[flow/design.v]
module alu #(
   parameter N_BITS = 32,
   parameter N_OPCODE = 6
)
(  input [N_BITS-1:0]   i_datoA,
   input [N_BITS-1:0]   i_datoB,
   input [N_OPCODE-1:0] i_opcode,
   output reg  [N_BITS-1:0] o_aluResult,
   output                   o_cero
);
   always @(*) begin
      case(i_opcode)
         6'b000000:  o_aluResult = i_datoA & i_datoB;
         6'b000001:   o_aluResult = i_datoA | i_datoB;
         6'b000010:  o_aluResult = i_datoA + i_datoB;
         6'b000011: o_aluResult = $unsigned(i_datoA) + $unsigned(i_datoB);
         6'b000100:  o_aluResult = ~(i_datoA | i_datoB);
         6'b000101:  begin
                o_aluResult = i_datoA ^ i_datoB; 
                end
         6'b000110:  o_aluResult = i_datoA << i_datoB;
         6'b000111:  o_aluResult = i_datoA >> i_datoB;
         6'b001000:  o_aluResult = i_datoA >>> i_datoB;
         6'b001001: o_aluResult = i_datoB << i_datoA;
         6'b001010: o_aluResult = i_datoB >> i_datoA;
         6'b001011: o_aluResult = i_datoB >>> i_datoA;
         6'b001100: o_aluResult = $unsigned(i_datoA) - $unsigned(i_datoB);
         6'b001101:  o_aluResult = i_datoA - i_datoB;
         6'b001110:  o_aluResult = i_datoA < i_datoB;
         6'b001111:  o_aluResult = i_datoB << 16;
         6'b010000:   o_aluResult = (i_datoA + i_datoB) & 32'h000000ff;
         6'b010001:   o_aluResult = (i_datoA + i_datoB) & 32'h0000ffff;
         6'b010010:  o_aluResult = ($unsigned(i_datoA) + $unsigned(i_datoB)) & 32'h000000ff;
         6'b010011:  o_aluResult = ($unsigned(i_datoA) + $unsigned(i_datoB)) & 32'h0000ffff;
         default: o_aluResult = {N_BITS{1'b0}}; 
      endcase
   end 
   assign o_cero = (o_aluResult == 0);
endmodule
`timescale 1ns / 1ps
module aluControl#(
      parameter N_OPCODE  = 6,
      parameter N_ALUOP = 2
)
(  input  [N_OPCODE-1:0]  i_funct,  
   input  [N_OPCODE-1:0]  i_op,     
   input  [N_ALUOP-1:0] i_aluOp,  
   output reg [N_OPCODE-1:0] o_opcodeAlu
);
   always@(*) begin
      case(i_aluOp)
      2'b00:  
      begin
         case(i_op)  
            6'b100000: o_opcodeAlu = 6'b010000;  
            6'b100001: o_opcodeAlu = 6'b010001;  
            6'b100011: o_opcodeAlu = 6'b010001;  
            6'b100100: o_opcodeAlu = 6'b010010;  
            6'b100101: o_opcodeAlu = 6'b010011;  
            6'b100111: o_opcodeAlu = 6'b000011;  
            6'b101000: o_opcodeAlu = 6'b0;  
            6'b101001: o_opcodeAlu = 6'b0;  
            6'b101011: o_opcodeAlu = 6'b0;  
            default: o_opcodeAlu = {N_OPCODE{1'b1}};   
         endcase
      end
      2'b01:  
      begin
         case(i_op)
            6'b000100,
            6'b000101: o_opcodeAlu = {N_OPCODE{1'b1}};  
            default: o_opcodeAlu = {N_OPCODE{1'b1}};
         endcase
      end
      2'b10:  
      begin
         case(i_funct)  
            6'b100100: o_opcodeAlu = 6'b000000;  
            6'b100101: o_opcodeAlu = 6'b000001;  
            6'b100001: o_opcodeAlu = 6'b000011;  
            6'b100111: o_opcodeAlu = 6'b000100;  
            6'b100110: o_opcodeAlu = 6'b000101;  
            6'b000000: o_opcodeAlu = 6'b000010;  
            6'b000011: o_opcodeAlu = 6'b001000;  
            6'b000100: o_opcodeAlu = 6'b001001;  
            6'b000110: o_opcodeAlu = 6'b001010;  
            6'b000111: o_opcodeAlu = 6'b001010;  
            6'b100011: o_opcodeAlu = 6'b001100;  
            6'b100010: o_opcodeAlu = 6'b001101;  
            6'b101010: o_opcodeAlu = 6'b001110;  
            6'b001000: o_opcodeAlu = {N_OPCODE{1'b1}};  
            6'b001001: o_opcodeAlu = {N_OPCODE{1'b1}};  
            default: o_opcodeAlu = {N_OPCODE{1'b1}};  
         endcase
      end
      2'b11:  
      begin
         case(i_op)  
            6'b001111: o_opcodeAlu = 6'b001111;  
            6'b001000: o_opcodeAlu = 6'b000010;  
            6'b001100: o_opcodeAlu = 6'b000000;  
            6'b001101: o_opcodeAlu = 6'b000001;  
            6'b001110: o_opcodeAlu = 6'b000101;  
            6'b001010: o_opcodeAlu = 6'b001110;  
            default: o_opcodeAlu = {N_OPCODE{1'b1}};  
         endcase
      end
      default: o_opcodeAlu = {N_OPCODE{1'b1}};  
      endcase
   end  
endmodule
`timescale 1ns / 1ps
module fowarding_unit #(
   parameter N_BITS_REG = 6
)
(   
   input  [N_BITS_REG-1:0] i_rt_id,
   input  [N_BITS_REG-1:0] i_rs_id,
   input  [N_BITS_REG-1:0] i_rd_EX_MEM,
   input  i_regWrite_EX_MEM,
   input  [N_BITS_REG-1:0] i_rd_MEM_WB, 
   input  i_regWrite_MEM_WB,
   output reg [1:0] o_forwardA,
   output reg [1:0] o_forwardB
);
   reg [2:0] temp1_EX;   
   reg [2:0] temp2_EX;   
   reg [3:0] temp1_MEM;  
   reg [3:0] temp2_MEM;  
   always @(*) begin 
      o_forwardA = 2'b00;
      o_forwardB = 2'b00;
      temp1_EX = {i_regWrite_EX_MEM, 
                     (i_rd_EX_MEM != 0), 
                     (i_rd_EX_MEM == i_rs_id)};
      temp2_EX = {i_regWrite_EX_MEM, 
                     (i_rd_EX_MEM != 0), 
                     (i_rd_EX_MEM == i_rt_id)};
      if(temp1_EX == 3'b111)
         o_forwardA = 2'b10;  
      if(temp2_EX == 3'b111)
         o_forwardB = 2'b10;  
      temp1_MEM = {i_regWrite_MEM_WB, 
                     (i_rd_MEM_WB != 0),
                  ~(i_regWrite_EX_MEM && (i_rd_EX_MEM != 0) && (i_rd_EX_MEM == i_rs_id)), 
                     (i_rd_MEM_WB == i_rs_id)};
      temp2_MEM = {i_regWrite_MEM_WB, 
                     (i_rd_MEM_WB != 0),
                  ~(i_regWrite_EX_MEM && (i_rd_EX_MEM != 0) && (i_rd_EX_MEM == i_rt_id)), 
                     (i_rd_MEM_WB == i_rt_id)};
      if(temp1_MEM == 4'b1111)
         o_forwardA = 2'b01;  
      if(temp2_MEM == 4'b1111)
         o_forwardB = 2'b01;  
   end 
endmodule
`timescale 1ns / 1ps
module IExecute #(
   parameter N_BITS = 32,
   parameter N_BITS_REG = 5,
   parameter N_OPCODE = 6
)
(  input i_clk, i_reset,
   input  i_exec_mode,
   input  i_step,
   input [1:0] i_aluOP,  
   input i_aluSrc,
   input [N_BITS-1:0] i_datoLeido1,  
   input [N_BITS-1:0] i_datoLeido2,
   input [N_BITS-1:0] i_datoExtSigno,
   input [N_BITS-1:0] i_instruccion,  
   input [N_BITS_REG-1:0] i_rt_id,  
   input [N_BITS_REG-1:0] i_rd_id,  
   input [N_BITS_REG-1:0] i_rt_OR_rd,  
   input [N_BITS_REG-1:0] i_rd_EX_MEM,  
   input [N_BITS_REG-1:0] i_rd_MEM_WB,  
   input [N_BITS_REG-1:0] i_rs_id,      
   input [N_BITS-1:0] i_wbData,
   input [N_BITS-1:0] i_memData,
   input i_memToReg,
   input i_regWrite_EX_MEM,
   input i_regWrite_MEM_WB,
   input [1:0] i_branch,
   input i_memWrite,
   input [1:0]i_memRead,
   input i_regWrite,
   input i_halt,
   output reg [N_BITS-1:0] o_instruccion,
   output reg  o_ceroSignal,
   output reg  [N_BITS-1:0] o_aluResult,
   output reg [N_BITS-1:0] o_datoLeido2,
   output reg [N_BITS_REG-1:0] o_rd_data,  
   output reg [N_BITS_REG-1:0] o_rt_OR_rd,
   output reg o_memToReg,
   output reg [1:0] o_branch,
   output reg o_memWrite,
   output reg o_memRead,
   output reg o_regWrite,
   output reg o_halt
);
   wire  [N_BITS-1:0] w_aluResult;
   wire  w_ceroSignal;
   wire [1:0] w_forwardA;
   wire [1:0] w_forwardB;
   reg [N_BITS-1:0] dato1ALU;  
   reg [N_BITS-1:0] dato2ALU;  
   reg [N_BITS-1:0] dato2_preALU;  
   wire [N_OPCODE-1:0] aluOpcode;  
   reg memToReg;
   reg regWrite_EX_MEM;
   reg regWrite_MEM_WB;
   reg branch;
   reg memWrite;
   reg memRead;
   always @(*)begin  
      case(w_forwardA)
         2'b00: dato1ALU = i_datoLeido1; 
         2'b01: dato1ALU = i_wbData;
         2'b10: dato1ALU = i_memData;
         default: dato1ALU = 32'h00000000;
      endcase
   end 
   always @(*)begin  
      case(w_forwardB)
         2'b00: dato2_preALU = i_datoLeido2; 
         2'b01: dato2_preALU = i_wbData;
         2'b10: dato2_preALU = i_memData;
         default: dato2_preALU = 32'h00000000;
      endcase
   end 
   always @(*)begin  
      case(i_aluSrc)
         1'b0: dato2ALU = dato2_preALU;
         1'b1: dato2ALU = i_datoExtSigno;
         default: dato2ALU = 32'h00000000;
      endcase
   end 
   always@(posedge i_clk) begin: EX_MEM
      if(i_reset) begin
         o_memToReg <= 1'b0;
         o_branch   <= 1'b0;
         o_memWrite <= 1'b0;
         o_memRead  <= 1'b0;
         o_aluResult <= 32'h00000000;
         o_ceroSignal <= 1'b0;
         o_datoLeido2 <= 32'h00000000;
         o_rd_data <= 6'b000000;
         o_rt_OR_rd <= 6'b000000;
         o_regWrite  <= 1'b0;
      end 
      else begin
         if((i_exec_mode == 1'b0 || (i_exec_mode && i_step)))
         begin
            o_instruccion <= i_instruccion;
            o_memToReg <= i_memToReg;
            o_branch   <= i_branch;
            o_memWrite <= i_memWrite;
            o_memRead  <= i_memRead;
            o_aluResult <= w_aluResult;
            o_ceroSignal <= w_ceroSignal;
            o_datoLeido2 <= dato2_preALU; 
            o_rd_data <= i_rd_id; 
            o_rt_OR_rd <= i_rt_OR_rd; 
            o_regWrite  <= i_regWrite;
            o_halt      <= i_halt;
         end
      end 
   end 
   aluControl
   u_aluBlock (
      .i_aluOp(i_aluOP),   
      .i_funct(i_instruccion[5:0]),  
      .i_op(i_instruccion[31:26]),  
      .o_opcodeAlu(aluOpcode)  
   );
   alu
   u_alu_1(
      .i_datoA(dato1ALU),
      .i_datoB(dato2ALU),
      .i_opcode(aluOpcode),
      .o_aluResult(w_aluResult),
      .o_cero(w_ceroSignal)
   );
   fowarding_unit
   u_corto (
      .i_rt_id(i_rt_id),
      .i_rs_id(i_rs_id),
      .i_rd_EX_MEM(i_rd_EX_MEM),
      .i_regWrite_EX_MEM(i_regWrite_EX_MEM),
      .i_rd_MEM_WB(i_rd_MEM_WB),
      .i_regWrite_MEM_WB(i_regWrite_MEM_WB),
      .o_forwardA(w_forwardA),
      .o_forwardB(w_forwardB)
   );
endmodule
[flow/run.sh]
#!/bin/bash
# the make line also repeats each setting of config.mk as NAME=value (left out here)
make -C /OpenROAD-flow-scripts/flow DESIGN_CONFIG=/design/flow/config.mk WORK_HOME=/design/flow/orfs CLKGATE_MAP_FILE= finish
[flow/config.mk]
export PLATFORM = sky130hd
export DESIGN_NAME = IExecute
export DESIGN_NICKNAME = IExecute
export VERILOG_FILES = /design/flow/design.v
export SDC_FILE = /design/flow/constraint.sdc
export NUM_CORES = 4
export LEC_CHECK = 0
export ABC_AREA = 1
export CAP_MARGIN = 20
export CORE_ASPECT_RATIO = 0.5
export CORE_MARGIN = 2
export CORE_UTILIZATION = 69
export CTS_CLUSTER_DIAMETER = 400
export CTS_CLUSTER_SIZE = 95
export PLACE_DENSITY = 0.37
export SETUP_SLACK_MARGIN = 1.09
export SLEW_MARGIN = 20
export TNS_END_PERCENT = 40
[flow/constraint.sdc]
create_clock -name core_clock -period 6.92 [get_ports {i_clk}]
set_input_delay 1.3840 -clock core_clock [delete_from_list [all_inputs] [get_ports {i_clk}]]
set_output_delay 1.3840 -clock core_clock [all_outputs]
set_load 0.01 [all_outputs]
==> results of run 1 <==
## per-layer routing
metal / global-route usage [%] / GRT overflow
met5: 74.5 / 12
met4: 92.7 / 192
met3: 89.3 / 55
met2: 102 / 352
met1: 92.0 / 39
## per-stage QoR
stage	util [%]	cell area (µm²)	hold slack, ps	instances
detailed placement	87.2	24500	468	4463
floorplan	-	20000	484	3743
CTS	92.9	26100	487	4535
global placement	87.2	24500	455	4463
## repair_timing
item | in CTS
pin swaps | 68
gates resized | 269
endpoints found under the hold margin | 0
endpoints found under the setup margin | 30
buffers inserted | 40
==> impl_metrics.py, run 1 <==
# Physical implementation metrics
metrics = {
    "outcome": {
        "status": "did not finish",
        "stop_stage": "5_1_grt",
        "error": "[ERROR GRT-0116] Global routing finished with congestion. Check the congestion regions in the DRC Viewer.",
    },
    "global_routing": {
        "grt_overflow_total": 650,
        "grt.total_usage_pct": 93.8,
    },
    "logic_synthesis": {
        "top_area_share_pct": 29.0,
        "simple_gate_area_share_pct": 50.2,
        "numSynthFlops": 114,
        "muxShareOfSynthArea_pct": 0.0501,
        "syn_area_um2": 20000,
        "async_flop_share_pct": 0,
        "topCellsByArea": "nand2_1 (29%), nand3_1 (9.4%), dfxtp_1 (8.1%), ha_1 (6.3%), o21ai_0 (5.5%)",
        "synthCells": 3743,
        "yosys_warnings": 8,
        "ys_chip_area_um2": 20000,
        "yosys.area.top_type": "nand2_1",
        "synth-edff-count": 33,
        "syn_area_per_cell_um2": 5.34,
        "synth-main-ff-cell": "dfxtp_1",
        "ys_sh_xor_pct": 1.14,
        "aoi_share_pct": 18.0,
        "seq_area_frac_synth_pct": 13.1,
        "fp_nets": 4085,
        "synth_top_cell_by_count": "nand2_1",
        "synthAdderAreaFrac_pct": 6.52,
        "yosysUniqueCellTypes": 66,
        "ys_cells": 3743,
        "synthTopLogicFamily": "simple AND/OR/NAND/NOR gates",
        "top_cells_by_count": "nand2_1 (1546), nand3_1 (375), nor2_1 (281), inv_1 (267), o21ai_0 (218)",
    },
    "die": {
        "die_w_um": 245,
        "core_um2": 28100,
        "num_io_pins": 353,
        "dieHeight_um": 124,
        "row_count": 43,
        "fp_util_pct": 71.1,
        "die_area_um2": 30400,
    },
    "clock_network": {
        "cts_buffers": 17,
        "cts.sinks": 114,
        "ctsHoldBuffers": 0,
        "htreeDepth": 4,
        "clock_path_buffers": 2,
        "cts_root_buf": "clkbuf_16",
    },
    "placed_design": {
        "globalplace.congestion": 1.33,
        "hpwl_um": 77200,
        "dp_slack_ps": -210,
        "port_buffers": 351,
    },
}
==> inputs of run 2 (changes only) <==
Settings changed: ABC_AREA 1 to 0, CAP_MARGIN 20 to 5, CELL_PAD_IN_SITES_DETAIL_PLACEMENT set to 1, CELL_PAD_IN_SITES_GLOBAL_PLACEMENT set to 1, CORE_ASPECT_RATIO 0.5 to 0.85, CORE_UTILIZATION 69 to 17, CTS_CLUSTER_DIAMETER 400 to not set, CTS_CLUSTER_SIZE 95 to 47, GPL_ROUTABILITY_DRIVEN set to 0, HOLD_SLACK_MARGIN set to -0.08, MAX_ROUTING_LAYER set to met5, MIN_ROUTING_LAYER set to met1, PLACE_DENSITY 0.37 to 0.48, SETUP_SLACK_MARGIN 1.09 to not set, SLEW_MARGIN 20 to 25, TNS_END_PERCENT 40 to 15.
Clock period 6.92 ns to 8.01 ns, I/O delays scaled along.
==> run 2 against run 1 <==
Net effect:
- now clean on timing, DRC and antenna
- synthesized cell count shrank 21%
- die area grew to 3.9 times the previous value
- synthesized area shrank 0.68%
==> impl_metrics.py, run 2 <==
# Physical implementation metrics
metrics = {
    "outcome": {
        "status": "finished clean",
    },
    "logic_synthesis": {
        "topCellsByArea": "dfxtp_1 (8.2%), ha_1 (6.4%), a21oi_1 (6.1%), nor2_1 (5.5%), nor3_1 (5.3%)",
        "yosysUniqueCellTypes": 103,
        "syn_area_per_cell_um2": 6.72,
        "syn_area_um2": 19800,
        "synth-main-ff-cell": "dfxtp_1",
        "synth_top_cell_by_count": "nor2_1",
        "ys_sh_xor_pct": 1.02,
        "aoi_share_pct": 40.7,
        "synthTopLogicFamily": "AND-OR/OR-AND gates",
        "synth-edff-count": 33,
        "ys_cells": 2953,
        "synthAdderAreaFrac_pct": 6.62,
        "seq_area_frac_synth_pct": 13.2,
        "top_cells_by_count": "nor2_1 (293), a21oi_1 (240), nand2_1 (217), nor3_1 (210), o21ai_0 (209)",
        "fp_nets": 3295,
        "yosys.area.top_type": "dfxtp_1",
        "async_flop_share_pct": 0,
        "synthCells": 2953,
        "numSynthFlops": 114,
        "top_area_share_pct": 8.17,
        "yosys_warnings": 8,
        "ys_chip_area_um2": 19800,
        "simple_gate_area_share_pct": 26.5,
        "muxShareOfSynthArea_pct": 4.75,
    },
    "pwr": {
        "p_clk_uw": 813,
        "ir_drop_mv": 0.163,
        "power_density_nw_per_um2": 129,
        "power.internal_uw": 2110,
        "leakage_uw": 0.0122,
        "largestPowerGroup": "combinational logic",
        "p_seq_uw": 664,
        "swShare_pct": 48.3,
        "powerComb_uw": 2610,
        "combPwrFrac_pct": 63.8,
        "power_switching_uw": 1970,
        "pwr-share-clk_pct": 19.9,
        "p_seq_share_pct": 16.3,
    },
    "run": {
        "cap_violations": 0,
        "warning_count": 95,
    },
    "min_path": {
        "whs_path_depth": 2,
        "min_from": "o_rt_OR_rd[4]",
        "hold_path_class": "flip-flop to flip-flop",
        "hold_path_end": "o_rt_OR_rd[4]",
    },
    "clock_network": {
        "clock.latency.late_pin_ps": 520,
        "clock_path_buffers": 2,
        "cts_buffers": 17,
        "path_clk_slew_ps": 70,
        "cts.sinks": 114,
        "htreeDepth": 4,
        "cts_tree": "yes",
        "cts_root_buf": "clkbuf_16",
    },
    "routing": {
        "drt-vias-per-instance": 5.77,
        "first_pass_iters": 7,
        "vias": 31200,
        "ant_nets": 0,
        "drcViolationCount": 0,
        "wl_um": 172000,
        "drtIter0Drc": 4470,
        "wl_per_cell_um": 31.9,
    },
    "placed_design": {
        "place_inst": 5334,
        "dp_slack_ps": -875,
        "hpwl_um": 144000,
        "place_area_um2": 30300,
        "port_buffers": 351,
    },
    "final_layout": {
        "mi_logic_area_um2": 16400,
        "seq_area_um2": 2610,
        "final_cells": 5399,
        "final_util_pct": 27.3,
        "final_area_um2": 31600,
        "areaGrowthSynthToFinish_pct": 59.3,
        "nNetsFinal": 4193,
        "fillCellCount": 14100,
    },
    "critical_path": {
        "critPathKind": "primary input to flip-flop",
        "crit_top_cell": "buf_4",
        "timing.rr.end": "o_aluResult[8]",
        "cp.depth": 33,
        "critPathLaunchType": "primary input",
        "rrSetupSlack_ps": 7270,
        "cp-end-kind": "flip-flop",
        "r2r_cells": 2,
        "crit_buf_inv": 12,
        "critPathTopFamily": "AND-OR/OR-AND gates",
        "crit_path_max_incr_delay_ps": 600,
        "crit_required_ps": 8440,
        "path_max_fanout": 13,
        "r2r_start": "o_aluResult[8]",
        "cp-endpoint": "o_ceroSignal",
        "slowest_stage": "clkdlybuf4s50_1",
        "worstPathArrival_ps": 8260,
        "startpoint": "i_rt_id[2]",
    },
    "global_routing": {
        "grt.total_usage_pct": 27.7,
        "grt_pass1_vias": 29800,
        "grt_max_degree": 75,
        "grt_pass1_wl_um": 235000,
        "antenna_found_initial": 14,
        "grt_overflow_total": 0,
    },
    "die": {
        "fp_util_pct": 17.1,
        "row_count": 115,
        "die_area_um2": 120000,
        "dieHeight_um": 319,
        "core_um2": 116000,
        "die_w_um": 375,
        "num_io_pins": 353,
    },
    "final_timing": {
        "max_slew_margin_pct": 18.5,
        "finalHoldViolCount": 0,
        "rsz0062_at_grt": "false",
        "tightest_slew_ps": 1220,
        "fin_crit_sh_pct": 97.8,
        "fmax_mhz": 128,
        "fin_crit_ps": 7840,
        "maxSlewViolCount": 0,
        "setup_ws_ps": 174,
        "setup_viol": 0,
        "setup_tns_ps": 0,
        "final.setup_skew_ps": 0,
    },
}
## run 2: layout make-up
type | count | area share, %
clock buffer | 18 | 1.39
sequential | 114 | 8.26
inverter | 103 | 1.22
multi-input combinational | 2485 | 51.9
antenna | 14 | 0.111
tap | 1521 | 6.02
clock inverter | 14 | 0.443
timing repair buffer | 1130 | 30.6
## run 2: timing repair
item / CTS / global route
pin swaps: 4 / 29
setup buffers: 2 / 17
hold buffers: 0 / 0
setup endpoints to repair: 1 / 6
resized: 24 / 98
## run 2: stage by stage
step	total power (µW)	hold WS, ps
finish	4080	451
global route	4220	469
CTS	3960	456
detailed placement	3100	447
global placement	3090	438
floorplan	1680	476
## run 2: per-layer routing
layer	vias to the layer above	part of all wire [%]	GRT usage, %
li1	13300	-	-
met1	15500	42	35.9
met2	1909	41	39.9
met3	448	13	11.1
met4	4	4.9	12.1
met5	-	0.039	0
==> inputs of run 3 (changes only) <==
Settings changed: ABC_AREA 0 to 1, CAP_MARGIN 5 to 20, CELL_PAD_IN_SITES_DETAIL_PLACEMENT 1 to not set, CELL_PAD_IN_SITES_GLOBAL_PLACEMENT 1 to not set, CORE_ASPECT_RATIO 0.85 to 1.44, CORE_UTILIZATION 17 to 72, CTS_CLUSTER_SIZE 47 to 98, GPL_ROUTABILITY_DRIVEN 0 to not set, HOLD_SLACK_MARGIN -0.08 to not set, MAX_ROUTING_LAYER met5 to not set, MIN_ROUTING_LAYER met1 to not set, PLACE_DENSITY 0.48 to 0.36, SLEW_MARGIN 25 to 20, TNS_END_PERCENT 15 to 40.
Clock period 8.01 ns to 6.46 ns, I/O delays scaled along.
==> run 3 against run 2 <==
Net effect:
- the run now fails in 3_3_place_gp
- synthesized area up 0.68%
- die area fell by 76%
- synthesized cell count rose by 27%
==> impl_metrics.py, run 3 <==
# Physical implementation metrics
metrics = {
    "outcome": {
        "status": "did not finish",
        "stop_stage": "3_3_place_gp",
        "error": "[ERROR GPL-0301] Utilization 100.319 % exceeds 100%.",
    },
    "die": {
        "row_count": 73,
        "die_w_um": 143,
        "dieHeight_um": 204,
        "die_area_um2": 29100,
        "num_io_pins": 353,
        "fp_util_pct": 72.7,
        "core_um2": 27500,
    },
    "logic_synthesis": {
        "synth-edff-count": 33,
        "top_area_share_pct": 29.0,
        "ys_cells": 3743,
        "async_flop_share_pct": 0,
        "topCellsByArea": "nand2_1 (29%), nand3_1 (9.4%), dfxtp_1 (8.1%), ha_1 (6.3%), o21ai_0 (5.5%)",
        "yosys_warnings": 8,
        "aoi_share_pct": 18.0,
        "numSynthFlops": 114,
        "yosys.area.top_type": "nand2_1",
        "synth_top_cell_by_count": "nand2_1",
        "synth-main-ff-cell": "dfxtp_1",
        "ys_chip_area_um2": 20000,
        "muxShareOfSynthArea_pct": 0.0501,
        "top_cells_by_count": "nand2_1 (1546), nand3_1 (375), nor2_1 (281), inv_1 (267), o21ai_0 (218)",
        "synthTopLogicFamily": "simple AND/OR/NAND/NOR gates",
        "fp_nets": 4085,
        "ys_sh_xor_pct": 1.14,
        "synthCells": 3743,
        "simple_gate_area_share_pct": 50.2,
        "synthAdderAreaFrac_pct": 6.52,
        "yosysUniqueCellTypes": 66,
        "syn_area_um2": 20000,
        "syn_area_per_cell_um2": 5.34,
        "seq_area_frac_synth_pct": 13.1,
    },
}
==> inputs of run 4 (changes only) <==
Settings changed: ABC_AREA 1 to not set, CORE_ASPECT_RATIO 1.44 to 0.5, CORE_UTILIZATION 72 to 40, CTS_CLUSTER_DIAMETER set to 395, CTS_CLUSTER_SIZE 98 to 14, PLACE_DENSITY 0.36 to not set, TNS_END_PERCENT 40 to not set.
Clock period 6.46 ns to 12.0 ns, I/O delays scaled along.
==> run 4 against run 3 <==
Net effect:
- now clean on timing, DRC and antenna
- synthesized area is 0.68% lower
- die area increased by 77%
- synthesized cell count is 21% lower
==> impl_metrics.py, run 4 <==
# Physical implementation metrics
metrics = {
    "outcome": {
        "status": "finished clean",
    },
    "pwr": {
        "p_clk_uw": 552,
        "powerComb_uw": 1400,
        "ir_drop_mv": 0.0938,
        "pwr-share-clk_pct": 23.1,
        "power_switching_uw": 1210,
        "combPwrFrac_pct": 58.4,
        "leakage_uw": 0.00886,
        "power.internal_uw": 1190,
        "swShare_pct": 50.5,
        "finalPower_uw": 2390,
        "p_seq_uw": 443,
        "p_seq_share_pct": 18.5,
        "power_density_nw_per_um2": 95.6,
        "largestPowerGroup": "combinational logic",
    },
    "logic_synthesis": {
        "fp_nets": 3295,
        "seq_area_frac_synth_pct": 13.2,
        "ys_cells": 2953,
        "yosys_warnings": 8,
        "simple_gate_area_share_pct": 26.5,
        "synthTopLogicFamily": "AND-OR/OR-AND gates",
        "async_flop_share_pct": 0,
        "ys_sh_xor_pct": 1.02,
        "topCellsByArea": "dfxtp_1 (8.2%), ha_1 (6.4%), a21oi_1 (6.1%), nor2_1 (5.5%), nor3_1 (5.3%)",
        "synth-edff-count": 33,
        "synthCells": 2953,
        "top_area_share_pct": 8.17,
        "numSynthFlops": 114,
        "synthAdderAreaFrac_pct": 6.62,
        "syn_area_per_cell_um2": 6.72,
        "ys_chip_area_um2": 19800,
        "aoi_share_pct": 40.7,
        "yosys.area.top_type": "dfxtp_1",
        "synth_top_cell_by_count": "nor2_1",
        "top_cells_by_count": "nor2_1 (293), a21oi_1 (240), nand2_1 (217), nor3_1 (210), o21ai_0 (209)",
        "syn_area_um2": 19800,
        "muxShareOfSynthArea_pct": 4.75,
        "synth-main-ff-cell": "dfxtp_1",
        "yosysUniqueCellTypes": 103,
    },
    "min_path": {
        "min_from": "o_rd_data[3]",
        "whs_path_depth": 2,
        "hold_path_end": "o_rd_data[3]",
        "hold_path_class": "flip-flop to flip-flop",
    },
    "routing": {
        "wl_um": 144000,
        "wl_per_cell_um": 36.9,
        "vias": 30200,
        "drtIter0Drc": 6329,
        "drcViolationCount": 0,
        "first_pass_iters": 17,
        "ant_nets": 0,
        "drt-vias-per-instance": 7.75,
    },
    "final_layout": {
        "areaGrowthSynthToFinish_pct": 26.2,
        "seq_area_um2": 2610,
        "fillCellCount": 4863,
        "nNetsFinal": 3560,
        "mi_logic_area_um2": 16000,
    },
    "final_timing": {
        "setup_ws_ps": 1260,
        "fmax_mhz": 93.1,
        "max_slew_margin_pct": 8.16,
        "setup_tns_ps": 0,
        "setup_viol": 0,
        "fin_crit_sh_pct": 89.5,
        "final.setup_skew_ps": 0,
        "whs_ps": 450,
        "fin_crit_ps": 10740,
        "rsz0062_at_grt": "false",
        "tightest_slew_ps": 1370,
        "finalHoldViolCount": 0,
        "maxSlewViolCount": 0,
    },
    "critical_path": {
        "worstPathArrival_ps": 11120,
        "critPathLaunchType": "primary input",
        "crit_required_ps": 12380,
        "crit_path_cell_trace": "clkdlybuf4s50_1 > or4_4 > o211ai_2 > buf_4 > o21ai_0 > a311oi_1 > a21oi_2 > ha_1 > o21ba_2 > a21boi_0 > o21a_1 > a41oi_1 > o311a_1 > o41ai_1 > a221oi_1 > o31ai_1 > a21oi_1 > a2111oi_0 > nand4_1 > nor4_1 > nand4_1 > o32ai_1",
        "startpoint": "i_rd_MEM_WB[1]",
        "slowest_stage": "a311oi_1",
        "r2r_start": "o_aluResult[8]",
        "cp-endpoint": "o_ceroSignal",
        "crit_path_max_incr_delay_ps": 970,
        "critPathKind": "primary input to flip-flop",
        "cp-end-kind": "flip-flop",
        "critPathTopFamily": "AND-OR/OR-AND gates",
        "cp.depth": 22,
        "crit_top_cell": "nand4_1",
        "path_max_fanout": 27,
        "r2r_cells": 2,
        "crit_buf_inv": 2,
        "rrSetupSlack_ps": 11260,
        "timing.rr.end": "o_aluResult[8]",
    },
    "die": {
        "dieHeight_um": 162,
        "fp_util_pct": 40.7,
        "num_io_pins": 353,
        "core_um2": 48800,
        "die_w_um": 319,
        "die_area_um2": 51500,
        "row_count": 57,
    },
    "placed_design": {
        "dp_slack_ps": 1290,
        "port_buffers": 351,
        "globalplace.congestion": 1.26,
        "hpwl_um": 111000,
    },
    "clock_network": {
        "clock_path_buffers": 2,
        "cts_tree": "yes",
        "cts.sinks": 114,
        "htreeDepth": 4,
        "ctsHoldBuffers": 0,
        "cts_buffers": 17,
        "post-cts-setup-buffers": 0,
        "cts_root_buf": "clkbuf_16",
        "path_clk_slew_ps": 70,
        "cts_resized": 0,
        "clock.latency.late_pin_ps": 460,
    },
    "run": {
        "cap_violations": 0,
        "warning_count": 95,
    },
    "global_routing": {
        "grt.total_usage_pct": 52.8,
        "grt_max_degree": 75,
        "grt_pass1_wl_um": 196000,
        "grt_pass1_vias": 26600,
        "grt_overflow_total": 0,
        "antenna_found_initial": 21,
    },
}
## run 4: routing by layer
metal  wire, µm  part of all wire, %  vias to the layer above  global-route usage (%)
met5        862                 0.60                        -                    11.6
met4       8420                  5.9                       36                    22.5
met3      27700                   19                      762                    34.8
met2      51400                   36                     3143                    67.7
met1      55200                   38                    14200                    66.6
li1           -                    -                    12000                       -
## run 4: area by class of cell
class | instances | area share [%]
well taps | 649 | 3.24
multi-input cells | 2485 | 63.9
repair buffers | 497 | 18.4
clock buffers | 21 | 1.96
flip-flops and latches | 114 | 10.4
diodes | 16 | 0.160
clock inverters | 10 | 0.385
inverters | 103 | 1.54
## run 4: stage by stage
| step | utilization (%) | cell area (µm²) | std cells |
|---|---|---|---|
| final | 51.3 | 25000 | 3895 |
| after global routing | 51.3 | 25000 | 3882 |
| after CTS | 51.2 | 25000 | 3879 |
| after detailed placement | 50.0 | 24400 | 3848 |
| after global placement | 50.0 | 24400 | 3847 |
| after floorplan | - | 19800 | 2953 |
==> inputs of run 5 (changes only) <==
Settings changed: CORE_ASPECT_RATIO 0.5 to not set, CTS_CLUSTER_DIAMETER 395 to not set, CTS_CLUSTER_SIZE 14 to not set, HOLD_SLACK_MARGIN set to 0.29, SETUP_SLACK_MARGIN set to 1.57.
Clock period 12.0 ns to 6.25 ns, I/O delays scaled along.
==> run 5 against run 4 <==
Net effect:
- die area decreased by 0.21%
- the flow now stops in 5_1_grt
- synthesized area stayed put
- synthesized cell count unchanged
==> impl_metrics.py, run 5 <==
# Physical implementation metrics
metrics = {
    "logic_synthesis": {
        "top_area_share_pct": 8.17,
        "ys_sh_xor_pct": 1.02,
        "synthCells": 2953,
        "aoi_share_pct": 40.7,
        "yosys.area.top_type": "dfxtp_1",
        "syn_area_um2": 19800,
        "synthTopLogicFamily": "AND-OR/OR-AND gates",
        "top_cells_by_count": "nor2_1 (293), a21oi_1 (240), nand2_1 (217), nor3_1 (210), o21ai_0 (209)",
        "yosysUniqueCellTypes": 103,
        "simple_gate_area_share_pct": 26.5,
        "synth-main-ff-cell": "dfxtp_1",
        "numSynthFlops": 114,
        "ys_cells": 2953,
        "synth_top_cell_by_count": "nor2_1",
        "async_flop_share_pct": 0,
        "yosys_warnings": 8,
        "topCellsByArea": "dfxtp_1 (8.2%), ha_1 (6.4%), a21oi_1 (6.1%), nor2_1 (5.5%), nor3_1 (5.3%)",
        "ys_chip_area_um2": 19800,
        "seq_area_frac_synth_pct": 13.2,
        "muxShareOfSynthArea_pct": 4.75,
        "syn_area_per_cell_um2": 6.72,
        "synthAdderAreaFrac_pct": 6.62,
        "synth-edff-count": 33,
        "fp_nets": 3295,
    },
    "global_routing": {
        "grt_overflow_total": 118,
        "grt.total_usage_pct": 71.8,
    },
    "placed_design": {
        "hpwl_um": 123000,
        "dp_slack_ps": -1570,
        "port_buffers": 351,
        "globalplace.congestion": 1.28,
        "place_area_um2": 33100,
    },
    "die": {
        "die_area_um2": 51400,
        "row_count": 81,
        "fp_util_pct": 40.5,
        "num_io_pins": 353,
        "dieHeight_um": 227,
        "core_um2": 49000,
        "die_w_um": 227,
    },
    "clock_network": {
        "cts.sinks": 114,
        "ctsHoldBuffers": 0,
        "clock_path_buffers": 2,
        "cts_root_buf": "clkbuf_16",
        "htreeDepth": 4,
        "cts_buffers": 17,
    },
    "outcome": {
        "status": "did not finish",
        "stop_stage": "5_1_grt",
        "error": "[ERROR GRT-0232] Routing congestion too high. Check the congestion heatmap in the GUI.",
    },
}
==> run 5: through the flow <==
| step | instances | hold slack, ps | TNS [ps] |
|---|---|---|---|
| after floorplan | 2953 | 476 | -714 |
| after global placement | 4947 | 437 | -18480 |
| after detailed placement | 4947 | 447 | -21690 |
| after CTS | 5075 | 453 | -583 |
==> run 5: routing by layer <==
layer,global-route usage (%),overflow
met5,18.8,0
met4,71.3,61
met3,54.3,2
met2,88.8,54
met1,73.3,1
==> run 5: repair_timing <==
action,CTS
setup endpoints to repair,33
gates resized,467
buffers inserted,91
cloned,5
pin swaps,156
==> inputs of run 6 (changes only) <==
Settings changed: CORE_UTILIZATION 40 to 72, CTS_CLUSTER_DIAMETER set to 358, CTS_CLUSTER_SIZE set to 31, HOLD_SLACK_MARGIN 0.29 to -0.09, SETUP_SLACK_MARGIN 1.57 to not set.
Clock period 6.25 ns to 9.3 ns, I/O delays scaled along.
==> run 6 against run 5 <==
Net effect:
- the flow again stops in 5_1_grt
- synthesized cell count stayed put
- synthesized area stayed put
- die area is 44% lower
==> impl_metrics.py, run 6 <==
# Physical implementation metrics
metrics = {
    "outcome": {
        "status": "did not finish",
        "stop_stage": "5_1_grt",
        "error": "[ERROR GRT-0116] Global routing finished with congestion. Check the congestion regions in the DRC Viewer.",
    },
    "logic_synthesis": {
        "top_cells_by_count": "nor2_1 (293), a21oi_1 (240), nand2_1 (217), nor3_1 (210), o21ai_0 (209)",
        "async_flop_share_pct": 0,
        "syn_area_per_cell_um2": 6.72,
        "topCellsByArea": "dfxtp_1 (8.2%), ha_1 (6.4%), a21oi_1 (6.1%), nor2_1 (5.5%), nor3_1 (5.3%)",
        "ys_sh_xor_pct": 1.02,
        "synthCells": 2953,
        "synth-edff-count": 33,
        "muxShareOfSynthArea_pct": 4.75,
        "syn_area_um2": 19800,
        "numSynthFlops": 114,
        "synth_top_cell_by_count": "nor2_1",
        "synthTopLogicFamily": "AND-OR/OR-AND gates",
        "yosys_warnings": 8,
        "fp_nets": 3295,
        "ys_cells": 2953,
        "synthAdderAreaFrac_pct": 6.62,
        "aoi_share_pct": 40.7,
        "seq_area_frac_synth_pct": 13.2,
        "ys_chip_area_um2": 19800,
        "top_area_share_pct": 8.17,
        "yosys.area.top_type": "dfxtp_1",
        "simple_gate_area_share_pct": 26.5,
        "yosysUniqueCellTypes": 103,
        "synth-main-ff-cell": "dfxtp_1",
    },
    "clock_network": {
        "clock_path_buffers": 2,
        "cts_root_buf": "clkbuf_16",
        "cts_buffers": 17,
        "cts.sinks": 114,
        "post-cts-setup-buffers": 0,
        "ctsHoldBuffers": 0,
        "htreeDepth": 4,
        "cts_resized": 0,
    },
    "die": {
        "core_um2": 27000,
        "fp_util_pct": 73.4,
        "num_io_pins": 353,
        "dieHeight_um": 170,
        "die_w_um": 170,
        "die_area_um2": 28900,
        "row_count": 60,
    },
    "placed_design": {
        "hpwl_um": 85200,
        "place_area_um2": 24000,
        "dp_slack_ps": -236,
        "place_inst": 3551,
        "globalplace.congestion": 1.74,
        "port_buffers": 351,
    },
    "global_routing": {
        "grt_overflow_total": 806,
        "grt.total_usage_pct": 88.5,
    },
}
-- run 6: metrics by stage --
| stage | TNS [ps] | hold WS (ps) |
|---|---|---|
| floorplan | 0 | 476 |
| global placement | 0 | 438 |
| detailed placement | -236 | 442 |
| CTS | 0 | 451 |
-- run 6: routing by layer --
metal | overflow | track usage [%]
met2 | 443 | 104
met5 | 20 | 56.3
met3 | 83 | 77.5
met4 | 201 | 90.6
met1 | 59 | 84.4
==> inputs of run 7 (changes only) <==
Settings changed: ABC_AREA set to 1, CAP_MARGIN 20 to 5, CELL_PAD_IN_SITES_DETAIL_PLACEMENT set to 1, CORE_ASPECT_RATIO set to 0.85, CORE_UTILIZATION 72 to 17, CTS_CLUSTER_DIAMETER 358 to not set, CTS_CLUSTER_SIZE 31 to 80, HOLD_SLACK_MARGIN -0.09 to -0.08, MAX_ROUTING_LAYER set to met4, MIN_ROUTING_LAYER set to met1, PLACE_DENSITY set to 0.48, SLEW_MARGIN 20 to 25, TNS_END_PERCENT set to 35.
Clock period 9.3 ns to 8.01 ns, I/O delays scaled along.
==> run 7 against run 6 <==
Net effect:
- the run now finishes clean
- die area went up to 4.2 times the previous value
- synthesized cell count increased by 27%
- synthesized area grew 0.68%
==> impl_metrics.py, run 7 <==
# Physical implementation metrics
metrics = {
    "outcome": {
        "status": "finished clean",
    },
    "global_routing": {
        "grt_pass1_wl_um": 176000,
        "grt_pass1_vias": 27000,
        "grt_overflow_total": 0,
        "grt.total_usage_pct": 19.9,
        "antenna_found_initial": 3,
        "grt_max_degree": 75,
    },
    "logic_synthesis": {
        "synth-main-ff-cell": "dfxtp_1",
        "simple_gate_area_share_pct": 50.2,
        "yosys.area.top_type": "nand2_1",
        "topCellsByArea": "nand2_1 (29%), nand3_1 (9.4%), dfxtp_1 (8.1%), ha_1 (6.3%), o21ai_0 (5.5%)",
        "aoi_share_pct": 18.0,
        "yosys_warnings": 8,
        "ys_chip_area_um2": 20000,
        "syn_area_per_cell_um2": 5.34,
        "numSynthFlops": 114,
        "yosysUniqueCellTypes": 66,
        "muxShareOfSynthArea_pct": 0.0501,
        "syn_area_um2": 20000,
        "seq_area_frac_synth_pct": 13.1,
        "fp_nets": 4085,
        "ys_sh_xor_pct": 1.14,
        "async_flop_share_pct": 0,
        "synth-edff-count": 33,
        "synthTopLogicFamily": "simple AND/OR/NAND/NOR gates",
        "synthAdderAreaFrac_pct": 6.52,
        "synth_top_cell_by_count": "nand2_1",
        "ys_cells": 3743,
        "synthCells": 3743,
        "top_area_share_pct": 29.0,
        "top_cells_by_count": "nand2_1 (1546), nand3_1 (375), nor2_1 (281), inv_1 (267), o21ai_0 (218)",
    },
    "clock_network": {
        "htreeDepth": 4,
        "cts_buffers": 17,
        "cts_tree": "yes",
        "path_clk_slew_ps": 60,
        "clock_path_buffers": 2,
        "cts.sinks": 114,
        "clock.latency.late_pin_ps": 460,
        "cts_root_buf": "clkbuf_16",
    },
    "routing": {
        "drt-met1-wl_um": 53700,
        "wl_um": 118000,
        "wl_met2_um": 55000,
        "first_pass_iters": 5,
        "top_layer_used": "met4",
        "wl_per_cell_um": 21.0,
        "drt-vias-per-instance": 4.78,
        "drtIter0Drc": 2375,
        "vias": 26900,
        "wl_met3_um": 5830,
        "ant_nets": 0,
        "drcViolationCount": 0,
    },
    "pwr": {
        "p_seq_share_pct": 20.0,
        "powerComb_uw": 1920,
        "combPwrFrac_pct": 57.7,
        "ir_drop_mv": 0.117,
        "p_clk_uw": 745,
        "swShare_pct": 48.8,
        "largestPowerGroup": "combinational logic",
        "leakage_uw": 0.0129,
        "p_seq_uw": 668,
        "power.internal_uw": 1710,
        "power_density_nw_per_um2": 126,
        "pwr-share-clk_pct": 22.3,
        "power_switching_uw": 1630,
    },
    "die": {
        "dieHeight_um": 320,
        "row_count": 115,
        "fp_util_pct": 17.2,
        "die_w_um": 376,
        "core_um2": 116000,
        "num_io_pins": 353,
        "die_area_um2": 120000,
    },
    "critical_path": {
        "cp-end-kind": "flip-flop",
        "critPathLaunchType": "primary input",
        "slowest_stage": "clkdlybuf4s50_1",
        "startpoint": "i_rd_EX_MEM[4]",
        "crit_required_ps": 8410,
        "critPathKind": "primary input to flip-flop",
        "path_max_fanout": 4,
        "rrSetupSlack_ps": 7230,
        "crit_path_max_incr_delay_ps": 510,
        "critPathTopFamily": "simple AND/OR/NAND/NOR gates",
        "crit_top_cell": "nand2_1",
        "timing.rr.end": "o_datoLeido2[14]",
        "r2r_cells": 2,
        "crit_buf_inv": 8,
        "cp-endpoint": "o_ceroSignal",
        "r2r_start": "o_datoLeido2[14]",
        "worstPathArrival_ps": 8010,
        "cp.depth": 39,
    },
    "final_timing": {
        "final.setup_skew_ps": 0,
        "rsz0062_at_grt": "false",
        "setup_tns_ps": 0,
        "fmax_mhz": 131,
        "max_slew_margin_pct": 17.8,
        "finalHoldViolCount": 0,
        "fin_crit_ps": 7610,
        "setup_viol": 0,
        "maxSlewViolCount": 0,
        "tightest_slew_ps": 1220,
        "fin_crit_sh_pct": 95.0,
    },
    "min_path": {
        "hold_path_class": "flip-flop to flip-flop",
        "min_from": "o_ceroSignal",
        "whs_path_depth": 2,
        "hold_path_end": "o_ceroSignal",
    },
    "final_layout": {
        "areaGrowthSynthToFinish_pct": 32.1,
        "fillCellCount": 14900,
        "final_util_pct": 22.7,
        "nNetsFinal": 4432,
    },
    "run": {
        "cap_violations": 0,
        "warning_count": 95,
    },
    "placed_design": {
        "globalplace.congestion": 0.961,
        "port_buffers": 351,
        "hpwl_um": 96500,
    },
}
-- run 7: per-stage QoR --
step	worst slack (ps)	instance area, µm²	power, µW	hold slack (ps)	instances
6_report	404	26400	3340	471	5627
5_1_grt	1.07	26400	3550	496	5627
4_1_cts	388	26400	3340	480	5624
3_5_place_dp	-85.4	25900	2570	463	5592
3_3_place_gp	-57.0	25900	2550	458	5592
2_1_floorplan	1910	20000	1690	484	3743
-- run 7: what timing repair did --
action | 4_1_cts | 5_1_grt
hold endpoints to repair | 0 | 0
hold buffers | 0 | 0
buffers inserted | 0 | 0
setup endpoints to repair | 0 | 2
resized | 0 | 2
-- run 7: cell type report --
class | instances | area (µm²) | area share (%)
multi-input cells | 3117 | 15200 | 57.6
clock buffers | 19 | 443 | 1.68
diodes | 3 | 7.51 | 0.0284
inverters | 298 | 1120 | 4.26
clock inverters | 13 | 96.3 | 0.365
flip-flops and latches | 114 | 2610 | 9.89
well taps | 1521 | 1900 | 7.21
repair buffers | 542 | 5000 | 18.9
-- run 7: metal layers --
metal	global-route usage, %	vias to the layer above
li1	-	12900
met1	25.4	13100
met2	32.1	770
met3	2.68	119
met4	6.71	0
met5	-	-
==> inputs of run 8 (changes only) <==
Settings changed: ABC_AREA 1 to not set, CAP_MARGIN 5 to 20, CELL_PAD_IN_SITES_DETAIL_PLACEMENT 1 to not set, CORE_ASPECT_RATIO 0.85 to not set, CORE_UTILIZATION 17 to 71, CTS_CLUSTER_SIZE 80 to 95, HOLD_SLACK_MARGIN -0.08 to not set, MAX_ROUTING_LAYER met4 to not set, MIN_ROUTING_LAYER met1 to not set, PLACE_DENSITY 0.48 to not set, SLEW_MARGIN 25 to 20, TNS_END_PERCENT 35 to 40.
Clock period 8.01 ns to 13.5 ns, I/O delays scaled along.
==> run 8 against run 7 <==
Net effect:
- the run now fails in 5_1_grt
- synthesized area fell by 0.68%
- synthesized cell count shrank 21%
- die area down 76%
==> impl_metrics.py, run 8 <==
# Physical implementation metrics
metrics = {
    "logic_synthesis": {
        "syn_area_per_cell_um2": 6.72,
        "yosys_warnings": 8,
        "ys_cells": 2953,
        "synthAdderAreaFrac_pct": 6.62,
        "yosysUniqueCellTypes": 103,
        "muxShareOfSynthArea_pct": 4.75,
        "synth-main-ff-cell": "dfxtp_1",
        "top_area_share_pct": 8.17,
        "synthCells": 2953,
        "top_cells_by_count": "nor2_1 (293), a21oi_1 (240), nand2_1 (217), nor3_1 (210), o21ai_0 (209)",
        "numSynthFlops": 114,
        "ys_chip_area_um2": 19800,
        "simple_gate_area_share_pct": 26.5,
        "synth-edff-count": 33,
        "aoi_share_pct": 40.7,
        "topCellsByArea": "dfxtp_1 (8.2%), ha_1 (6.4%), a21oi_1 (6.1%), nor2_1 (5.5%), nor3_1 (5.3%)",
        "syn_area_um2": 19800,
        "yosys.area.top_type": "dfxtp_1",
        "fp_nets": 3295,
        "synth_top_cell_by_count": "nor2_1",
        "synthTopLogicFamily": "AND-OR/OR-AND gates",
        "ys_sh_xor_pct": 1.02,
        "seq_area_frac_synth_pct": 13.2,
        "async_flop_share_pct": 0,
    },
    "placed_design": {
        "dp_slack_ps": 2200,
        "globalplace.congestion": 1.66,
        "hpwl_um": 80400,
        "port_buffers": 351,
    },
    "global_routing": {
        "grt_overflow_total": 338,
        "grt.total_usage_pct": 82.3,
    },
    "clock_network": {
        "clock_path_buffers": 2,
        "post-cts-setup-buffers": 0,
        "cts_buffers": 17,
        "cts_root_buf": "clkbuf_16",
        "cts.sinks": 114,
        "ctsHoldBuffers": 0,
        "cts_resized": 0,
        "htreeDepth": 4,
    },
    "outcome": {
        "error": "[ERROR GRT-0116] Global routing finished with congestion. Check the congestion regions in the DRC Viewer.",
        "stop_stage": "5_1_grt",
        "status": "did not finish",
    },
    "die": {
        "die_w_um": 171,
        "num_io_pins": 353,
        "fp_util_pct": 71.8,
        "dieHeight_um": 171,
        "die_area_um2": 29300,
        "row_count": 61,
        "core_um2": 27600,
    },
}
==> run 8: stage by stage <==
stage,std cells,util (%),cell area (µm²)
after global placement,3532,85.5,23600
after floorplan,2953,-,19800
after detailed placement,3532,85.6,23600
after CTS,3564,87.6,24200
==> run 8: routing by layer <==
metal | GRT overflow | track usage [%]
met5 | 6 | 50.8
met4 | 142 | 81.2
met3 | 30 | 71.9
met2 | 132 | 95.4
met1 | 28 | 81.1
==> inputs of run 9 (changes only) <==
Settings changed: CAP_MARGIN 20 to 35, CELL_PAD_IN_SITES_GLOBAL_PLACEMENT set to 3, CORE_ASPECT_RATIO set to 0.78, CORE_MARGIN 2 to 6, CORE_UTILIZATION 71 to 40, CTS_CLUSTER_DIAMETER set to 353, CTS_CLUSTER_SIZE 95 to 56, GPL_TIMING_DRIVEN set to 0, MAX_ROUTING_LAYER set to met4, SLEW_MARGIN 20 to 30, TNS_END_PERCENT 40 to 30.
Clock period 13.5 ns to 19.1 ns, I/O delays scaled along.
==> run 9 against run 8 <==
Net effect:
- the flow stops in 3_3_place_gp
- synthesized cell count stayed put
- die area is 88% higher
- synthesized area stayed put
==> impl_metrics.py, run 9 <==
# Physical implementation metrics
metrics = {
    "outcome": {
        "stop_stage": "3_3_place_gp",
        "status": "did not finish",
        "error": "[ERROR GPL-0301] Utilization 114.384 % exceeds 100%.",
    },
    "logic_synthesis": {
        "yosys.area.top_type": "dfxtp_1",
        "top_cells_by_count": "nor2_1 (293), a21oi_1 (240), nand2_1 (217), nor3_1 (210), o21ai_0 (209)",
        "aoi_share_pct": 40.7,
        "synthAdderAreaFrac_pct": 6.62,
        "ys_chip_area_um2": 19800,
        "synthTopLogicFamily": "AND-OR/OR-AND gates",
        "top_area_share_pct": 8.17,
        "ys_cells": 2953,
        "synthCells": 2953,
        "syn_area_per_cell_um2": 6.72,
        "synth_top_cell_by_count": "nor2_1",
        "synth-edff-count": 33,
        "muxShareOfSynthArea_pct": 4.75,
        "async_flop_share_pct": 0,
        "topCellsByArea": "dfxtp_1 (8.2%), ha_1 (6.4%), a21oi_1 (6.1%), nor2_1 (5.5%), nor3_1 (5.3%)",
        "ys_sh_xor_pct": 1.02,
        "synth-main-ff-cell": "dfxtp_1",
        "syn_area_um2": 19800,
        "yosys_warnings": 8,
        "yosysUniqueCellTypes": 103,
        "seq_area_frac_synth_pct": 13.2,
        "fp_nets": 3295,
        "numSynthFlops": 114,
        "simple_gate_area_share_pct": 26.5,
    },
    "die": {
        "row_count": 71,
        "num_io_pins": 353,
        "die_area_um2": 55100,
        "dieHeight_um": 209,
        "die_w_um": 264,
        "fp_util_pct": 40.8,
        "core_um2": 48600,
    },
}
==> inputs of run 10 (changes only) <==
Settings changed: ABC_AREA set to 0, CAP_MARGIN 35 to 15, CELL_PAD_IN_SITES_DETAIL_PLACEMENT set to 0, CORE_ASPECT_RATIO 0.78 to 0.93, CORE_MARGIN 6 to 2, CORE_UTILIZATION 40 to 26, CTS_CLUSTER_DIAMETER 353 to not set, CTS_CLUSTER_SIZE 56 to 62, GPL_ROUTABILITY_DRIVEN set to 1, HOLD_SLACK_MARGIN set to 0.08, MAX_ROUTING_LAYER met4 to not set, MIN_ROUTING_LAYER set to met2, SETUP_SLACK_MARGIN set to 0.43, SLEW_MARGIN 30 to 20, TNS_END_PERCENT 30 to not set.
Clock period 19.1 ns to 6.38 ns, I/O delays scaled along.
==> run 10 against run 9 <==
Net effect:
- synthesized cell count did not move
- die area increased by 42%
- the flow stops in 5_1_grt
- synthesized area did not move
==> impl_metrics.py, run 10 <==
# Physical implementation metrics
metrics = {
    "logic_synthesis": {
        "ys_chip_area_um2": 19800,
        "top_area_share_pct": 8.17,
        "top_cells_by_count": "nor2_1 (293), a21oi_1 (240), nand2_1 (217), nor3_1 (210), o21ai_0 (209)",
        "syn_area_um2": 19800,
        "muxShareOfSynthArea_pct": 4.75,
        "simple_gate_area_share_pct": 26.5,
        "synthTopLogicFamily": "AND-OR/OR-AND gates",
        "numSynthFlops": 114,
        "syn_area_per_cell_um2": 6.72,
        "synthCells": 2953,
        "synth-edff-count": 33,
        "ys_sh_xor_pct": 1.02,
        "synth-main-ff-cell": "dfxtp_1",
        "synth_top_cell_by_count": "nor2_1",
        "yosysUniqueCellTypes": 103,
        "fp_nets": 3295,
        "seq_area_frac_synth_pct": 13.2,
        "async_flop_share_pct": 0,
        "yosys_warnings": 8,
        "aoi_share_pct": 40.7,
        "topCellsByArea": "dfxtp_1 (8.2%), ha_1 (6.4%), a21oi_1 (6.1%), nor2_1 (5.5%), nor3_1 (5.3%)",
        "synthAdderAreaFrac_pct": 6.62,
        "ys_cells": 2953,
        "yosys.area.top_type": "dfxtp_1",
    },
    "placed_design": {
        "place_inst": 4313,
        "hpwl_um": 145000,
        "port_buffers": 348,
        "globalplace.congestion": 1.46,
    },
    "die": {
        "die_w_um": 290,
        "die_area_um2": 78600,
        "dieHeight_um": 270,
        "fp_util_pct": 26.3,
        "row_count": 97,
        "core_um2": 75500,
        "num_io_pins": 353,
    },
    "outcome": {
        "error": "[ERROR GRT-0116] Global routing finished with congestion. Check the congestion regions in the DRC Viewer.",
        "stop_stage": "5_1_grt",
        "status": "did not finish",
    },
    "clock_network": {
        "cts.sinks": 114,
        "clock_path_buffers": 2,
        "htreeDepth": 4,
        "ctsHoldBuffers": 0,
        "cts_root_buf": "clkbuf_16",
        "cts_buffers": 17,
    },
    "global_routing": {
        "grt.total_usage_pct": 84.2,
        "grt_overflow_total": 1545,
    },
}
-- run 10: metrics by stage --
step	hold slack [ps]	setup TNS [ps]	setup WS, ps	util [%]	cell area (µm²)
CTS	452	-2470	-1030	39.9	30100
floorplan	476	-555	-352	-	20100
global placement	439	-94560	-4810	32.9	24900
detailed placement	444	-81340	-4420	33.7	25400
-- run 10: per-layer routing --
metal,global-route usage (%),GRT overflow
met5,76.9,151
met4,60.2,79
met3,97.0,1213
met2,86.2,102
met1,-,-
-- run 10: what timing repair did --
item,CTS
endpoints found under the setup margin,33
gates resized,631
gates cloned,2
setup buffers,182
pin swaps,120
==> inputs of run 11 (changes only) <==
Settings changed: CELL_PAD_IN_SITES_DETAIL_PLACEMENT 0 to 2, CORE_ASPECT_RATIO 0.93 to not set, CTS_CLUSTER_SIZE 62 to 35, GPL_ROUTABILITY_DRIVEN 1 to 0, HOLD_SLACK_MARGIN 0.08 to not set, SETUP_SLACK_MARGIN 0.43 to not set.
==> run 11 against run 10 <==
Net effect:
- the run again fails in 5_1_grt
- die area hardly changed
- synthesized area unchanged
- synthesized cell count stayed put
==> impl_metrics.py, run 11 <==
# Physical implementation metrics
metrics = {
    "logic_synthesis": {
        "synth_top_cell_by_count": "nor2_1",
        "numSynthFlops": 114,
        "aoi_share_pct": 40.7,
        "async_flop_share_pct": 0,
        "topCellsByArea": "dfxtp_1 (8.2%), ha_1 (6.4%), a21oi_1 (6.1%), nor2_1 (5.5%), nor3_1 (5.3%)",
        "synthAdderAreaFrac_pct": 6.62,
        "yosys.area.top_type": "dfxtp_1",
        "ys_cells": 2953,
        "seq_area_frac_synth_pct": 13.2,
        "synthTopLogicFamily": "AND-OR/OR-AND gates",
        "yosysUniqueCellTypes": 103,
        "synth-main-ff-cell": "dfxtp_1",
        "simple_gate_area_share_pct": 26.5,
        "top_cells_by_count": "nor2_1 (293), a21oi_1 (240), nand2_1 (217), nor3_1 (210), o21ai_0 (209)",
        "ys_chip_area_um2": 19800,
        "ys_sh_xor_pct": 1.02,
        "fp_nets": 3295,
        "yosys_warnings": 8,
        "syn_area_per_cell_um2": 6.72,
        "top_area_share_pct": 8.17,
        "synthCells": 2953,
        "syn_area_um2": 19800,
        "synth-edff-count": 33,
        "muxShareOfSynthArea_pct": 4.75,
    },
    "clock_network": {
        "cts.sinks": 114,
        "clock_path_buffers": 2,
        "htreeDepth": 4,
        "cts_root_buf": "clkbuf_16",
        "ctsHoldBuffers": 0,
        "cts_buffers": 17,
    },
    "global_routing": {
        "grt_overflow_total": 1159,
        "grt.total_usage_pct": 85.4,
    },
    "die": {
        "die_area_um2": 78600,
        "core_um2": 75700,
        "num_io_pins": 353,
        "fp_util_pct": 26.2,
        "row_count": 101,
        "dieHeight_um": 280,
        "die_w_um": 280,
    },
    "placed_design": {
        "port_buffers": 348,
        "hpwl_um": 145000,
        "place_area_um2": 25300,
    },
    "outcome": {
        "status": "did not finish",
        "stop_stage": "5_1_grt",
        "error": "[ERROR GRT-0116] Global routing finished with congestion. Check the congestion regions in the DRC Viewer.",
    },
}
-- run 11: routing by layer --
metal	global-route usage, %	overflow
met5	77.2	100
met4	70.5	108
met1	-	-
met3	94.1	790
met2	86.6	161
-- run 11: per-stage QoR --
stage	setup TNS, ps	power [µW]	setup WS (ps)	util [%]	instances
global placement	-97830	3370	-4530	32.8	4279
detailed placement	-90050	3460	-4300	33.5	4303
CTS	-1780	4870	-848	38.1	4446
floorplan	-553	2140	-352	-	2953
-- run 11: what timing repair did --
| item | CTS |
|---|---|
| gates resized | 519 |
| setup endpoints to repair | 33 |
| pin swaps | 98 |
| setup buffers | 119 |
==> inputs of run 12 (changes only) <==
Settings changed: ABC_AREA 0 to not set, CAP_MARGIN 15 to 20, CELL_PAD_IN_SITES_DETAIL_PLACEMENT 2 to 0, CELL_PAD_IN_SITES_GLOBAL_PLACEMENT 3 to not set, CORE_ASPECT_RATIO set to 0.85, CORE_UTILIZATION 26 to 71, CTS_CLUSTER_SIZE 35 to 80, GPL_ROUTABILITY_DRIVEN 0 to not set, GPL_TIMING_DRIVEN 0 to not set, MAX_ROUTING_LAYER set to met4, MIN_ROUTING_LAYER met2 to met1, PLACE_DENSITY_LB_ADDON set to 0.01, SETUP_SLACK_MARGIN set to 1.66, SLEW_MARGIN 20 to 25, TNS_END_PERCENT set to 35.
Clock period 6.38 ns to 5.88 ns, I/O delays scaled along.
==> run 12 against run 11 <==
Net effect:
- the run fails in 3_5_place_dp
- synthesized area is the same
- synthesized cell count unchanged
- die area decreased by 63%
==> impl_metrics.py, run 12 <==
# Physical implementation metrics
metrics = {
    "die": {
        "num_io_pins": 353,
        "core_um2": 27500,
        "die_area_um2": 29300,
        "dieHeight_um": 158,
        "fp_util_pct": 72.1,
        "row_count": 56,
        "die_w_um": 185,
    },
    "logic_synthesis": {
        "synthAdderAreaFrac_pct": 6.62,
        "syn_area_per_cell_um2": 6.72,
        "yosys.area.top_type": "dfxtp_1",
        "numSynthFlops": 114,
        "async_flop_share_pct": 0,
        "yosys_warnings": 8,
        "simple_gate_area_share_pct": 26.5,
        "muxShareOfSynthArea_pct": 4.75,
        "topCellsByArea": "dfxtp_1 (8.2%), ha_1 (6.4%), a21oi_1 (6.1%), nor2_1 (5.5%), nor3_1 (5.3%)",
        "synth-main-ff-cell": "dfxtp_1",
        "ys_sh_xor_pct": 1.02,
        "synth_top_cell_by_count": "nor2_1",
        "synthTopLogicFamily": "AND-OR/OR-AND gates",
        "ys_chip_area_um2": 19800,
        "seq_area_frac_synth_pct": 13.2,
        "synth-edff-count": 33,
        "fp_nets": 3295,
        "yosysUniqueCellTypes": 103,
        "top_area_share_pct": 8.17,
        "syn_area_um2": 19800,
        "ys_cells": 2953,
        "top_cells_by_count": "nor2_1 (293), a21oi_1 (240), nand2_1 (217), nor3_1 (210), o21ai_0 (209)",
        "aoi_share_pct": 40.7,
        "synthCells": 2953,
    },
    "outcome": {
        "stop_stage": "3_5_place_dp",
        "status": "did not finish",
        "error": "[ERROR DPL-0038] Utilization greater than 100%, impossible to legalize",
    },
    "placed_design": {
        "globalplace.congestion": 1.65,
        "port_buffers": 351,
    },
}
-- run 12: stage by stage --
step / instance area, µm² / cells
after global placement: 31100 / 4494
after floorplan: 20100 / 2953
==> inputs of run 13 (changes only) <==
Settings changed: ABC_AREA set to 1, CAP_MARGIN 20 to 15, CELL_PAD_IN_SITES_DETAIL_PLACEMENT 0 to not set, CELL_PAD_IN_SITES_GLOBAL_PLACEMENT set to 3, CORE_ASPECT_RATIO 0.85 to not set, CORE_UTILIZATION 71 to 40, CTS_CLUSTER_SIZE 80 to 35, GPL_ROUTABILITY_DRIVEN set to 0, GPL_TIMING_DRIVEN set to 0, MAX_ROUTING_LAYER met4 to not set, MIN_ROUTING_LAYER met1 to met2, PLACE_DENSITY_LB_ADDON 0.01 to not set, SETUP_SLACK_MARGIN 1.66 to not set, SLEW_MARGIN 25 to 20, TNS_END_PERCENT 35 to not set.
Clock period 5.88 ns to 12.0 ns, I/O delays scaled along.
==> run 13 against run 12 <==
Net effect:
- the flow stops in 3_1_place_gp_skip_io
- synthesized area up 0.68%
- synthesized cell count up 27%
- die area up 77%
==> impl_metrics.py, run 13 <==
# Physical implementation metrics
metrics = {
    "logic_synthesis": {
        "fp_nets": 4085,
        "top_area_share_pct": 29.0,
        "synthTopLogicFamily": "simple AND/OR/NAND/NOR gates",
        "ys_cells": 3743,
        "ys_chip_area_um2": 20000,
        "synth-edff-count": 33,
        "async_flop_share_pct": 0,
        "syn_area_per_cell_um2": 5.34,
        "synth_top_cell_by_count": "nand2_1",
        "synthCells": 3743,
        "top_cells_by_count": "nand2_1 (1546), nand3_1 (375), nor2_1 (281), inv_1 (267), o21ai_0 (218)",
        "topCellsByArea": "nand2_1 (29%), nand3_1 (9.4%), dfxtp_1 (8.1%), ha_1 (6.3%), o21ai_0 (5.5%)",
        "yosys_warnings": 8,
        "yosys.area.top_type": "nand2_1",
        "synth-main-ff-cell": "dfxtp_1",
        "muxShareOfSynthArea_pct": 0.0501,
        "aoi_share_pct": 18.0,
        "simple_gate_area_share_pct": 50.2,
        "seq_area_frac_synth_pct": 13.1,
        "syn_area_um2": 20000,
        "synthAdderAreaFrac_pct": 6.52,
        "numSynthFlops": 114,
        "ys_sh_xor_pct": 1.14,
        "yosysUniqueCellTypes": 66,
    },
    "outcome": {
        "stop_stage": "3_1_place_gp_skip_io",
        "error": "[ERROR GPL-0301] Utilization 108.021 % exceeds 100%.",
        "status": "did not finish",
    },
    "die": {
        "row_count": 81,
        "die_w_um": 228,
        "core_um2": 49200,
        "fp_util_pct": 40.7,
        "dieHeight_um": 228,
        "die_area_um2": 51800,
    },
}
Power figures rest on the tool's default switching activity, not on a simulated workload.
